==> branch yarrow: inputs <==
==> flow/design.v (excerpt) <==
module color_match (
    input  wire       clk,
    input  wire       rst_n,
    input  wire [7:0] get_r,
    input  wire [7:0] get_g,
    input  wire [7:0] get_b,
    input  wire [7:0] set_r,
    input  wire [7:0] set_g,
    input  wire [7:0] set_b,
    input  wire [2:0] threshold_level,
    output wire [8:0] get_h,
    output wire [7:0] get_s,
    output wire [7:0] get_v,
    output wire [8:0] set_h,
    output wire [7:0] set_s,
    output wire [7:0] set_v,
    output wire [1:0] similar_flag
);
    rgb_hsv rgb_hsv_get_inst (
        .clk   (clk),
        .rst   (rst_n),
        .rgb_r (get_r),
        .rgb_g (get_g),
        .rgb_b (get_b),
        .hsv_h (get_h),
        .hsv_s (get_s),
        .hsv_v (get_v)
    );
    rgb_hsv rgb_hsv_set_inst (
        .clk   (clk),
        .rst   (rst_n),
        .rgb_r (set_r),
        .rgb_g (set_g),
        .rgb_b (set_b),
        .hsv_h (set_h),
        .hsv_s (set_s),
        .hsv_v (set_v)
    );
    HSVComparator HSVComparator_inst (
        .clk             (clk),
        .hsv_get_h       (get_h),
        .hsv_get_s       ({1'b0, get_s}),
        .hsv_get_v       ({1'b0, get_v}),
        .hsv_set_h       (set_h),
        .hsv_set_s       ({1'b0, set_s}),
        .hsv_set_v       ({1'b0, set_v}),
        .threshold_level (threshold_level),
        .similar_flag    (similar_flag)
    );
endmodule
==> flow/config.mk <==
export PLATFORM = sky130hd
export DESIGN_NAME = color_match
export DESIGN_NICKNAME = color_match
export VERILOG_FILES = /design/flow/design.v
export SDC_FILE = /design/flow/constraint.sdc
export NUM_CORES = 4
export LEC_CHECK = 0
export ABC_AREA = 1
export CAP_MARGIN = 20
export CORE_MARGIN = 2
export CORE_UTILIZATION = 71
export CTS_CLUSTER_DIAMETER = 236
export CTS_CLUSTER_SIZE = 33
export HOLD_SLACK_MARGIN = -0.1
export SLEW_MARGIN = 20
==> flow/constraint.sdc <==
create_clock -name core_clock -period 24.1 [get_ports {clk}]
set_input_delay 4.8200 -clock core_clock [delete_from_list [all_inputs] [get_ports {clk}]]
set_output_delay 4.8200 -clock core_clock [all_outputs]
set_load 0.01 [all_outputs]
run.sh (not shown) runs the stock make flow with config.mk's settings and CLKGATE_MAP_FILE=.
==> inputs of branch delta, as changes to branch yarrow <==
==> flow/config.mk (replaced) <==
export PLATFORM = sky130hd
export DESIGN_NAME = color_match
export DESIGN_NICKNAME = color_match
export VERILOG_FILES = /design/flow/design.v
export SDC_FILE = /design/flow/constraint.sdc
export NUM_CORES = 4
export LEC_CHECK = 0
export CAP_MARGIN = 20
export CORE_MARGIN = 2
export CORE_UTILIZATION = 65
export MAX_ROUTING_LAYER = met4
export PLACE_DENSITY = 0.6
export SETUP_SLACK_MARGIN = 3.64
export SLEW_MARGIN = 20
==> flow/constraint.sdc (replaced) <==
create_clock -name core_clock -period 28.0 [get_ports {clk}]
set_input_delay 5.6000 -clock core_clock [delete_from_list [all_inputs] [get_ports {clk}]]
set_output_delay 5.6000 -clock core_clock [all_outputs]
set_load 0.01 [all_outputs]
==> inputs of branch harbor, as changes to branch yarrow <==
==> flow/config.mk (replaced) <==
export PLATFORM = sky130hd
export DESIGN_NAME = color_match
export DESIGN_NICKNAME = color_match
export VERILOG_FILES = /design/flow/design.v
export SDC_FILE = /design/flow/constraint.sdc
export NUM_CORES = 4
export LEC_CHECK = 0
export CAP_MARGIN = 20
export CORE_MARGIN = 2
export CORE_UTILIZATION = 40
export PLACE_DENSITY = 0.6
export SLEW_MARGIN = 20
==> flow/constraint.sdc (replaced) <==
create_clock -name core_clock -period 27.2 [get_ports {clk}]
set_input_delay 5.4400 -clock core_clock [delete_from_list [all_inputs] [get_ports {clk}]]
set_output_delay 5.4400 -clock core_clock [all_outputs]
set_load 0.01 [all_outputs]
==> GITHUB_STEP_SUMMARY <==
### Metrics collected by this job

| Metric | Value |
|---|---|
| Data buffer area share | 13.8% |
| Setup ws final | -1460 ps |
| SO Faults | negative setup slack |
| Clock transition at path regs | 90 ps |
| Slowest stage cell, crit path | or4_4 |
| FF-to-FF setup slack | -1460 ps |
| M3 GR Usage | 7.64% |
| Setup-failing EPs final | 9 |
| Status | complete, but fails checks |
-- figures above: branch delta

==> GITHUB_STEP_SUMMARY <==
### Metrics collected by this job

| Metric | Value |
|---|---|
| Status | no timing/DRC/antenna violations |
| Setup-failing EPs final | 0 |
| Placed Cells | 5596 |
| Setup TNS | 0 ps |
| FF-to-FF setup slack | 870 ps |
| WL met3 | 5.39 mm |
| Clock transition at path regs | 70 ps |
| Hold Path Sink | rgb_hsv_get_inst.rgb_se_n[0] |
| Yosys chip area | 33200 sq um |
| Slowest stage cell, crit path | or4_4 |
| DP HPWL | 80.1 mm |
| Setup ws final | 874 ps |
| M3 GR Usage | 3.05% |
| Routed Antenna Nets | 0 |
| # Cells Yosys | 4320 |
| Data buffer area share | 10.3% |
-- figures above: branch harbor

==> GITHUB_STEP_SUMMARY <==
### Metrics collected by this job

| Metric | Value |
|---|---|
| Data buffer area share | 8.25% |
| Comb area | 27200 sq um |
| Die W | 220 um |
| FF-to-FF setup slack | -220 ps |
| Clock transition at path regs | 70 ps |
| Setup ws final | -219 ps |
| Slowest stage cell, crit path | dfrtp_1 |
| DIE AREA | 48200 sq um |
| SO Faults | negative setup slack |
| Setup-failing EPs final | 1 |
| Status | complete, but fails checks |
-- figures above: branch yarrow

